==> v36 <==
// top_module_d11
module top_module_d11(
    i_clk,
    i_reset,
    i_start,
    i_load,
    i_enc_dec,
    i_pt1,
    i_pt2,
    i_key1,
    i_key2,
    i_r,
    o_ct1,
    o_ct2,
    o_done
);
input  i_start;
input  i_clk;
input  i_reset;
input  i_enc_dec;
input  i_load;
input  [191 : 0] i_r;
input  [63 : 0] i_pt1;
input  [63 : 0] i_pt2;
input  [127 : 0] i_key1;
input  [127 : 0] i_key2;
output wire [63 : 0] o_ct1;
output wire [63 : 0] o_ct2;
output wire o_done;
parameter IDLE = 2'b0, ROUND_FW = 2'b10, ROUND_BW = 2'b11, HALT = 2'b01;
reg [3 : 0] rnd_cnt;
reg [3 : 0] rnd_next;
reg  subrnd_cnt;
reg  subrnd_next;
reg [1 : 0] state;
reg [1 : 0] next_state;
reg done_reg;
reg done_next;
reg sel1, sel2, sel3, sel4;
reg [3 : 0] rc_sel;
wire rk_sel;
wire [3 : 0] rc_in_xor;
reg enc_dec_reg;
reg enc_dec_next;
wire  [63:0] RCarray [15 : 0];
reg [63 : 0] RC_in;
assign  RCarray[0]  =  64'h0;
assign  RCarray[1]  =  64'h0;
assign  RCarray[2]  =  64'h0;
assign  RCarray[3]  =  64'h13198a2e03707344;
assign  RCarray[4]  =  64'ha4093822299f31d0;
assign  RCarray[5]  =  64'h082efa98ec4e6c89;
assign  RCarray[6]  =  64'h452821e638d01377;
assign  RCarray[7]  =  64'hbe5466cf34e90c6c;
assign  RCarray[8]  =  64'h7ef84f78fd955cb1;
assign  RCarray[9]  =  64'h85840851f1ac43aa;
assign  RCarray[10] =  64'hc882d32f25323c54;
assign  RCarray[11] =  64'h64a51195e0e3610d;
assign  RCarray[12] =  64'hd3b5a399ca0c2399;
assign  RCarray[13] =  64'hc0ac29b7c97c50dd;
assign  RCarray[14]  =  64'h0;
assign  RCarray[15]  =  64'h0;
always @(rc_sel or RCarray[12] or RCarray[13] or RCarray[2] or
         RCarray[3] or RCarray[4] or RCarray[5] or RCarray[6] or 
         RCarray[7] or RCarray[8] or RCarray[9] or RCarray[10] or 
         RCarray[11] or RCarray[0] or RCarray[1] or RCarray[14] or 
         RCarray[15])
    RC_in = RCarray[rc_sel];
wire [63 : 0] in_reg_next1;
wire [63 : 0] in_reg_next2;
wire [63 : 0] in_reg_out1;
wire [63 : 0] in_reg_out2;
wire [15 : 0] sbox_out1_b1;
wire [15 : 0] sbox_out2_b1;
wire [15 : 0] sbox_out3_b1;
wire [15 : 0] sbox_out4_b1;
  ...
==> flow/config.mk <==
export PLATFORM = sky130hd
export DESIGN_NAME = top_module_d11
export DESIGN_NICKNAME = top_module_d11
export VERILOG_FILES = /design/flow/design.v
export SDC_FILE = /design/flow/constraint.sdc
export NUM_CORES = 4
export LEC_CHECK = 0
export ABC_AREA = 1
export CAP_MARGIN = 20
export CORE_MARGIN = 2
export CORE_UTILIZATION = 72
export CTS_CLUSTER_DIAMETER = 371
export CTS_CLUSTER_SIZE = 99
export PLACE_DENSITY = 0.36
export SETUP_SLACK_MARGIN = 0.1
export SLEW_MARGIN = 20
export TNS_END_PERCENT = 5
==> flow/constraint.sdc <==
create_clock -name core_clock -period 3.57 [get_ports {i_clk}]
set_input_delay 0.7140 -clock core_clock [delete_from_list [all_inputs] [get_ports {i_clk}]]
set_output_delay 0.7140 -clock core_clock [all_outputs]
set_load 0.01 [all_outputs]
run.sh (not shown) runs the stock make flow with config.mk's settings and CLKGATE_MAP_FILE=.
==> inputs of v13, as changes to v36 <==
==> flow/config.mk (replaced) <==
export PLATFORM = sky130hd
export DESIGN_NAME = top_module_d11
export DESIGN_NICKNAME = top_module_d11
export VERILOG_FILES = /design/flow/design.v
export SDC_FILE = /design/flow/constraint.sdc
export NUM_CORES = 4
export LEC_CHECK = 0
export CAP_MARGIN = 20
export CORE_MARGIN = 2
export CORE_UTILIZATION = 40
export SETUP_SLACK_MARGIN = 0.1
export SLEW_MARGIN = 20
==> flow/constraint.sdc (replaced) <==
create_clock -name core_clock -period 6.0 [get_ports {i_clk}]
set_input_delay 1.2000 -clock core_clock [delete_from_list [all_inputs] [get_ports {i_clk}]]
set_output_delay 1.2000 -clock core_clock [all_outputs]
set_load 0.01 [all_outputs]
==> impl_metrics.env <==
# flow metrics
export IMPL_synth_area_mm2=0.0576
export IMPL_topCombFamilyByArea="XOR/XNOR gates"
export IMPL_status="timing/DRC/antenna clean"
export IMPL_cts_repair_resized=6
export IMPL_xor_share=0.306
export IMPL_die_area_mm2=0.147
export IMPL_grt_use_met3=0.0555
export IMPL_ys_seq_frac=0.383
the above is filed under v13

==> impl_metrics.env <==
# source this file to load flow results
export IMPL_status="stopped before the end"
export IMPL_stop_stage="global routing"
export IMPL_tool_error="[ERROR GRT-0232] Routing congestion too high. Check the congestion heatmap in the GUI."
export IMPL_die_w_um=293
export IMPL_grt_use_met3=0.825
export IMPL_synth_area_mm2=0.0603
export IMPL_yosys_area_top_type_share=0.191
export IMPL_xor_share=0.210
export IMPL_die_area_mm2=0.0861
export IMPL_cts_repair_resized=639
the above is filed under v36

